==> v36: inputs <==
Design arkanoid_audio, start of the top module:
module arkanoid_audio
(
	input                clk_48m,
	input                reset,       
	input          [9:0] sound_raw,   
	input                pause,
	input                vol_boost,
	output signed [15:0] sound
);
export LEC_CHECK = 0
export CAP_MARGIN = 20
export CELL_PAD_IN_SITES_DETAIL_PLACEMENT = 0
export CORE_ASPECT_RATIO = 0.5
export CORE_MARGIN = 7
export CORE_UTILIZATION = 20
export CTS_CLUSTER_DIAMETER = 292
export CTS_CLUSTER_SIZE = 99
export GPL_ROUTABILITY_DRIVEN = 0
export HOLD_SLACK_MARGIN = 0.12
export MAX_ROUTING_LAYER = met4
export MIN_ROUTING_LAYER = met1
export PLACE_DENSITY = 0.64
export SLEW_MARGIN = 40
create_clock -name core_clock -period 8.89 [get_ports {clk_48m}]
run.sh (not shown) runs the stock make flow with config.mk's settings and CLKGATE_MAP_FILE=.
==> inputs of v10, as changes to v36 <==
Settings changed: CORE_ASPECT_RATIO 0.5 to 0.89, CORE_UTILIZATION 20 to 60, SETUP_SLACK_MARGIN set to 1.77.
==> comparison <==
In v36 the clock skew is higher than in v10, by 0.0050 ns. v36 reached the layout checks and failed them: setup timing. v10 finished but failed the layout checks on setup timing. Global-route usage: v10 is higher than v36 (19 points). In v10 the die size is smaller than in v36, by about 65%. Between v10 and v36, the lower via count is in v36 (gap 1.4%, measured against v36). Against v36, the combinational power of v10 is higher by about 10%. In v36 the worst hold slack is higher than in v10, by 0.0023 ns. In sequential power, v36 and v10 hardly differ.
==> figures <==
metric                                                                        v10                  v36
Status                                                            failed layout checks      failed layout checks
Reasons for failing layout checks                                    setup timing         setup timing
Number of gates resized after CTS                                             122                   72
GRT Total Usage                                                             0.284               0.0932
Layout Cells excl Fill                                                       3170                 4169
Total power consumption of the routed design                              2540 uW              2380 uW
Startpoint of the worst hold path                                   dcrm.error[7]  lpf.lpf6db.count[0]
Area of all placed cells without fillers                               26000 um^2           26600 um^2
Share of the core filled with cells in the final layout                     0.712                0.241
Total number of vias                                                        17400                17200
PnR worst setup slack                                                   -0.721 ns            -0.620 ns
Worst hold endpoint                                                 dcrm.error[7]  lpf.lpf6db.count[0]
FMAX                                                                      104 MHz              105 MHz
Tcrit/Tclk final                                                             1.08                 1.07
Number of cells traversed by the worst register-to-register path               39                   38
Power density relative to cell area                                  97.8 nW/um^2         89.6 nW/um^2

========
==> run a: inputs <==
Starting RTL as in the previous note.
clock: 6.35 ns
lec_check: 0
cap_margin: 20
cell_pad_in_sites_detail_placement: 0
cell_pad_in_sites_global_placement: 0
core_aspect_ratio: 0.89
core_margin: 2
core_utilization: 71
cts_cluster_size: 77
gpl_routability_driven: 1
hold_slack_margin: 0.12
max_routing_layer: met4
min_routing_layer: met1
place_density_lb_addon: 0.07
slew_margin: 40
==> inputs of run b, as changes to run a <==
CELL_PAD_IN_SITES_DETAIL_PLACEMENT = unset   (was 0)
CELL_PAD_IN_SITES_GLOBAL_PLACEMENT = unset   (was 0)
CORE_ASPECT_RATIO = unset   (was 0.89)
CORE_UTILIZATION = 61   (was 71)
CTS_CLUSTER_SIZE = unset   (was 77)
GPL_ROUTABILITY_DRIVEN = unset   (was 1)
HOLD_SLACK_MARGIN = unset   (was 0.12)
MAX_ROUTING_LAYER = unset   (was met4)
MIN_ROUTING_LAYER = unset   (was met1)
PLACE_DENSITY_LB_ADDON = unset   (was 0.07)
SETUP_SLACK_MARGIN = 3.41   (was unset)
SLEW_MARGIN = 20   (was 40)
==> flow/constraint.sdc (replaced) <==
create_clock -name core_clock -period 13.5 [get_ports {clk_48m}]
set_input_delay 2.7000 -clock core_clock [delete_from_list [all_inputs] [get_ports {clk_48m}]]
set_output_delay 2.7000 -clock core_clock [all_outputs]
set_load 0.01 [all_outputs]
==> comparison table <==
Utilization of the core after routing: run a 88.7%; run b 65.5%
Placed Instances: run a 3255; run b 2917
Detailed-route vias per instance: run a 5.87; run b 5.53
Data arrival time of the critical path: run a 9.91 ns; run b 9.94 ns
Share of cell area taken by multi-input logic gates: run a 68.3%; run b 76.5%
Die Span Y: run a 171 um; run b 195 um
Chip footprint: run a 0.0327 mm^2; run b 0.0379 mm^2
DRT iter0 DRCs: run a 1584; run b 751
Met3 usage in global routing: run a 10.2%; run b 4.86%
Die width: run a 191 um; run b 195 um
Run status: run a failed layout checks; run b timing/DRC/antenna clean
Layout check failures: run a negative setup slack; run b -
GR met1 Demand/Resource: run a 48.7%; run b 39.3%
Setup Viol. Count Final: run a 20; run b 0

========
==> run H <==
==> flow/design.v <==
module jt49_dcrm2 #(parameter sw=8) (
    input                clk,
    input                cen,
    input                rst,
    input         [sw-1:0]  din,
    output signed [sw-1:0]  dout
);
localparam dw=10;  
reg  signed [sw+dw:0] integ, exact, error;
reg  signed [sw:0] pre_dout;
reg signed [sw:0] q;
always @(*) begin
    exact = integ+error;
    q = exact[sw+dw:dw];
    pre_dout  = { 1'b0, din } - q;
end
assign dout = pre_dout[sw-1:0];
always @(posedge clk)
    if( rst ) begin
        integ <= {sw+dw+1{1'b0}};
        error <= {sw+dw+1{1'b0}};
    end else if( cen ) begin
        integ <= integ + pre_dout;  
        error <= exact-{q, {dw{1'b0}}};
    end
endmodule
module iir_1st_order
#(
	parameter COEFF_WIDTH = 18,
	parameter COEFF_SCALE = 15,
	parameter DATA_WIDTH  = 16,
	parameter COUNT_BITS  = 10
)
(
	input clk,
	input reset,
	input [COUNT_BITS - 1 : 0] div,
	input signed [COEFF_WIDTH - 1 : 0] A2, B1, B2,
   input signed [DATA_WIDTH - 1 :0] in,
   output [DATA_WIDTH - 1:0] out
);
	reg signed [DATA_WIDTH-1:0] x0,x1,y0;
	reg signed [DATA_WIDTH + COEFF_WIDTH - 1 : 0] out32;
	reg [COUNT_BITS - 1:0] count;
	assign out = y0;
	always @ (*) begin
		out32 <= (B1*x0 + B2*x1) - A2*y0;  
	end
	always @ (posedge clk) begin
		if(reset) begin
			count <= 0;
			x0 <= 0;
			x1 <= 0;
			y0 <= 0;
		end
		else begin
			count <= count + 1'd1;
			if (count == div - 1) begin
					count <= 0;
					y0 <= {out32[DATA_WIDTH + COEFF_WIDTH - 1] , out32[COEFF_SCALE + DATA_WIDTH - 2 : COEFF_SCALE]};
					x1 <= x0;
					x0 <= in;
			end
		end
	end
endmodule  
module iir_2nd_order
#(
	parameter COEFF_WIDTH = 18,
	parameter COEFF_SCALE = 14,
	parameter DATA_WIDTH  = 16,
	parameter COUNT_BITS  = 10
)
(
	input clk,
	input reset,
	input [COUNT_BITS - 1 : 0] div,
	input signed [COEFF_WIDTH - 1 : 0] A2, A3, B1, B2, B3,
   input signed [DATA_WIDTH - 1 : 0] in,
   output [DATA_WIDTH - 1 : 0] out
);
	reg signed [DATA_WIDTH-1 : 0] x0,x1,x2;
	reg signed [DATA_WIDTH-1 : 0] y0,y1;
	reg signed [(DATA_WIDTH + COEFF_WIDTH - 1) : 0] out32;
	reg [COUNT_BITS : 0] count;
	assign out = y0;
	always @ (*) begin
		out32 <= (B1*x0 + B2*x1 + B3*x2) - (A2*y0 + A3*y1);  
	end
	always @ (posedge clk) begin
		if(reset) begin
			count <=  0;
			x0 <= 0;
			x1 <= 0;
			x2 <= 0;
			y0 <= 0;
			y1 <= 0; 
		end
		else begin
			count <= count + 1'd1;
			if (count == div - 1) begin
					count <= 0;
					y1 <= y0;
					y0 <= {out32[DATA_WIDTH + COEFF_WIDTH - 1] , out32[(DATA_WIDTH + COEFF_SCALE - 2) : COEFF_SCALE]};
					x2 <= x1;
					x1 <= x0;
					x0 <= in;
			end
		end
	end
endmodule  
module arkanoid_lpf(
	input clk,
	input reset,
	input signed [15:0] in,
	output signed [15:0] out);
	wire [9:0] div = 10'd256;  
	wire signed [17:0] A2;
	wire signed [17:0] B2;
	wire signed [17:0] B1;
	wire signed [15:0] audio_post_lpf1;
	assign A2 = -18'd18211;
	assign B1 = 18'd7278;
	assign B2 = 18'd7278;
	iir_1st_order lpf6db(.clk(clk),
								.reset(reset),
								.div(div),
								.A2(A2),
								.B1(B1),
								.B2(B2),
								.in(in),
								.out(audio_post_lpf1)); 
	assign out = audio_post_lpf1;
endmodule
module arkanoid_audio
(
	input                clk_48m,
	input                reset,       
	input          [9:0] sound_raw,   
	input                pause,
	input                vol_boost,
	output signed [15:0] sound
);
reg [8:0] div;
always @(posedge clk_48m) begin
	if(!reset)
		div <= 9'd0;
	else
		div <= div + 9'd1;
end
wire dcrm_cen = !div;
wire signed [15:0] sound_dcrm;
jt49_dcrm2 #(16) dcrm
(
	.clk(clk_48m),
	.cen(dcrm_cen),
	.rst(~reset),
	.din({5'd0, sound_raw}),
	.dout(sound_dcrm)
);
wire signed [15:0] sound_filtered;
arkanoid_lpf lpf
(
	.clk(clk_48m),
	.reset(~reset),
	.in(sound_dcrm),
	.out(sound_filtered)
);
assign sound = pause ? 16'd0 : vol_boost ? (sound_filtered <<< 16'd5) : (sound_filtered <<< 16'd4);
endmodule
==> flow/run.sh <==
#!/bin/bash
# the make line also repeats each setting of config.mk as NAME=value (left out here)
make -C /OpenROAD-flow-scripts/flow DESIGN_CONFIG=/design/flow/config.mk WORK_HOME=/design/flow/orfs CLKGATE_MAP_FILE= finish
==> flow/config.mk <==
export PLATFORM = sky130hd
export DESIGN_NAME = arkanoid_audio
export DESIGN_NICKNAME = arkanoid_audio
export VERILOG_FILES = /design/flow/design.v
export SDC_FILE = /design/flow/constraint.sdc
export NUM_CORES = 4
export LEC_CHECK = 0
export CAP_MARGIN = 20
export CELL_PAD_IN_SITES_DETAIL_PLACEMENT = 1
export CORE_MARGIN = 2
export CORE_UTILIZATION = 66
export CTS_CLUSTER_SIZE = 93
export SETUP_SLACK_MARGIN = 2.68
export SLEW_MARGIN = 10
==> flow/constraint.sdc <==
create_clock -name core_clock -period 20.0 [get_ports {clk_48m}]
set_input_delay 4.0000 -clock core_clock [delete_from_list [all_inputs] [get_ports {clk_48m}]]
set_output_delay 4.0000 -clock core_clock [all_outputs]
set_load 0.01 [all_outputs]
==> run A (differences from run H) <==
CORE_UTILIZATION = 54   (was 66)
CTS_CLUSTER_SIZE = 90   (was 93)
PLACE_DENSITY_LB_ADDON = 0.16   (was not set)
SETUP_SLACK_MARGIN = -1.72   (was 2.68)
TNS_END_PERCENT = 5   (was not set)
==> run P (differences from run H) <==
CELL_PAD_IN_SITES_DETAIL_PLACEMENT = not set   (was 1)
CORE_UTILIZATION = 67   (was 66)
CTS_CLUSTER_DIAMETER = 399   (was not set)
CTS_CLUSTER_SIZE = 100   (was 93)
SETUP_SLACK_MARGIN = 0.34   (was 2.68)
SLEW_MARGIN = 20   (was 10)
==> comparison <==
Routed wire length, highest first: run H, run A, run P. The highest first-iteration DRC count belongs to run H, the lowest to run P. Cell area: run A is larger than run P (0.48%). Core utilization: run P > run H > run A. Register-to-register slack: run P > run A > run H.

========
==> try-tundra <==
RTL: the design.v shown in full above, as it stands there.
==> flow/config.mk <==
export PLATFORM = sky130hd
export DESIGN_NAME = arkanoid_audio
export DESIGN_NICKNAME = arkanoid_audio
export VERILOG_FILES = /design/flow/design.v
export SDC_FILE = /design/flow/constraint.sdc
export NUM_CORES = 4
export LEC_CHECK = 0
export ABC_AREA = 1
export CAP_MARGIN = 20
export CORE_MARGIN = 2
export CORE_UTILIZATION = 71
export CTS_CLUSTER_SIZE = 72
export SETUP_SLACK_MARGIN = 0.77
export SLEW_MARGIN = 20
==> flow/constraint.sdc <==
create_clock -name core_clock -period 8.26 [get_ports {clk_48m}]
set_input_delay 1.6520 -clock core_clock [delete_from_list [all_inputs] [get_ports {clk_48m}]]
set_output_delay 1.6520 -clock core_clock [all_outputs]
set_load 0.01 [all_outputs]
==> try-violet (differences from try-tundra) <==
ABC_AREA = unset   (was 1)
CORE_UTILIZATION = 67   (was 71)
CTS_CLUSTER_DIAMETER = 146   (was unset)
CTS_CLUSTER_SIZE = 98   (was 72)
PLACE_DENSITY = 0.4   (was unset)
SETUP_SLACK_MARGIN = -1.74   (was 0.77)
==> flow/constraint.sdc (replaced) <==
create_clock -name core_clock -period 20.0 [get_ports {clk_48m}]
set_input_delay 4.0000 -clock core_clock [delete_from_list [all_inputs] [get_ports {clk_48m}]]
set_output_delay 4.0000 -clock core_clock [all_outputs]
set_load 0.01 [all_outputs]
==> qor summary <==
| metric | try-tundra | try-violet |
|---|---|---|
| Mapped Avg Cell Area | 8.120 sq um | 9.006 sq um |
| # Post-CTS Setup Buffers | 19 | 0 |
| Area of the core | 0.03172 sq mm | 0.03254 sq mm |
| Run status | stopped before the end | timing/DRC/antenna clean |
| Last stage reached | global routing | - |
| Total half-perimeter wirelength after legalization and detailed placement | 63700 um | 44920 um |
| Die Span Y | 184.1 um | 186.0 um |
| Simple share | 12.89% | 10.13% |
| FP Util | 72.63% | 68.17% |
| Adder and majority gate portion of the synthesized area | 49.10% | 50.99% |
| Area fraction in mux cells | 0.04888% | 0.9025% |
| Synth Seq Share | 9.038% | 9.386% |
| Gate count after technology mapping | 2837 | 2463 |
| Weighted congestion at the end of routability-driven global placement | 1.084 | 0.9874 |
| Cells in synth_stat.txt | 2837 | 2463 |
| Xor and xnor fraction of the mapped netlist area | 5.513% | 6.357% |
| Gates resized, CTS repair | 158 | 0 |
| Post-synth design cell area | 0.02304 sq mm | 0.02218 sq mm |
| Pre-CTS setup slack | -0.8714 ns | 9.891 ns |
| Die Outline Area | 0.03390 sq mm | 0.03458 sq mm |
| Width of the die | 184.1 um | 186.0 um |
| Number of standard-cell rows in the floorplan | 65 | 66 |
| Area after detailed placement | 0.02581 sq mm | 0.02283 sq mm |
| Top cell area share | 30.85% | 32.04% |
| Cell Type Count | 56 | 86 |

========
==> inputs of job 258 <==
RTL: the design.v shown in full above, as it stands there.
make LEC_CHECK=0 CAP_MARGIN=20 CELL_PAD_IN_SITES_DETAIL_PLACEMENT=0 CORE_ASPECT_RATIO=0.89 CORE_MARGIN=2 CORE_UTILIZATION=72 CTS_CLUSTER_SIZE=25 GPL_ROUTABILITY_DRIVEN=0 HOLD_SLACK_MARGIN=-0.08 MAX_ROUTING_LAYER=met4 MIN_ROUTING_LAYER=met1 PLACE_DENSITY_LB_ADDON=0.01 SLEW_MARGIN=40 finish   # period 8.89 ns
==> inputs of job 4532, as changes to job 258 <==
CORE_MARGIN = 7   (was 2)
CORE_UTILIZATION = 20   (was 72)
CTS_CLUSTER_DIAMETER = 292   (was not set)
CTS_CLUSTER_SIZE = 55   (was 25)
HOLD_SLACK_MARGIN = 0.12   (was -0.08)
PLACE_DENSITY = 0.64   (was not set)
PLACE_DENSITY_LB_ADDON = not set   (was 0.01)
==> inputs of job 5774, as changes to job 258 <==
CELL_PAD_IN_SITES_DETAIL_PLACEMENT = not set   (was 0)
CORE_ASPECT_RATIO = not set   (was 0.89)
CORE_UTILIZATION = 45   (was 72)
CTS_CLUSTER_SIZE = not set   (was 25)
GPL_ROUTABILITY_DRIVEN = not set   (was 0)
HOLD_SLACK_MARGIN = not set   (was -0.08)
MAX_ROUTING_LAYER = not set   (was met4)
MIN_ROUTING_LAYER = not set   (was met1)
PLACE_DENSITY_LB_ADDON = not set   (was 0.01)
SLEW_MARGIN = 20   (was 40)
==> flow/constraint.sdc (replaced) <==
create_clock -name core_clock -period 10.3 [get_ports {clk_48m}]
set_input_delay 2.0600 -clock core_clock [delete_from_list [all_inputs] [get_ports {clk_48m}]]
set_output_delay 2.0600 -clock core_clock [all_outputs]
set_load 0.01 [all_outputs]
==> inputs of job 9703, as changes to job 258 <==
ABC_AREA = 1   (was not set)
CTS_CLUSTER_DIAMETER = 216   (was not set)
CTS_CLUSTER_SIZE = 80   (was 25)
PLACE_DENSITY = 0.39   (was not set)
PLACE_DENSITY_LB_ADDON = not set   (was 0.01)
SETUP_SLACK_MARGIN = 0.78   (was not set)
SLEW_MARGIN = 0   (was 40)
==> comparison table <==
                                                                                          job 4532                        job 9703                        job 5774                         job 258
Termination of the worst setup path                                 lpf.lpf6db.y0[15]$_SDFFE_PN0P_  lpf.lpf6db.y0[11]$_SDFFE_PN0P_  lpf.lpf6db.y0[15]$_SDFFE_PN0P_  lpf.lpf6db.y0[15]$_SDFFE_PN0P_
Max Fanout on Critical Path                                                                      4                               5                               7                               3
Sequential Power Share                                                                       25.5%                           20.1%                           25.4%                           24.8%
Post-synthesis instance total                                                                 2463                            2837                            2463                            2463
Share of synthesized cell area in and-or and or-and compound cells                          11.33%                          10.26%                          11.33%                          11.33%
Comb area share                                                                             69.02%                          73.61%                          75.46%                          72.75%
Placed insts                                                                                  4092                            3274                            3126                            3022
Share of synthesized cell area in and, or, nand and nor gates                               10.13%                          12.89%                          10.13%                          10.13%
Area of the core region                                                                110200 um^2                      31370 um^2                      48750 um^2                      30250 um^2
WL met2                                                                                   24.39 mm                        36.09 mm                        25.59 mm                        28.32 mm
Number of global-route vias before repair                                                    16934                           21471                           16641                           18483
Worst path depth                                                                                37                              39                              38                              39
Critical Path RT                                                                           9.20 ns                         9.18 ns                        10.61 ns                         9.19 ns
Later-pin clock latency in the skew report                                                 0.39 ns                         0.42 ns                         0.39 ns                         0.39 ns
Max frequency                                                                           0.1069 GHz                      0.1028 GHz                      0.1012 GHz                      0.1034 GHz
Run status                                                                         failed layout checks            failed layout checks   timing/DRC/antenna clean                 failed layout checks
Reasons for failing layout checks                                                     setup timing                    setup timing                               -                    setup timing
Slew at the pin closest to its max-slew limit                                            0.7759 ns                       0.9986 ns                       0.8923 ns                       0.8321 ns
Post-layout power                                                                         2.345 mW                        3.147 mW                        2.055 mW                        2.421 mW
Initial drt markers                                                                            980                            2839                             877                            1388
Power figures rest on the tool's default switching activity, not on a simulated workload.
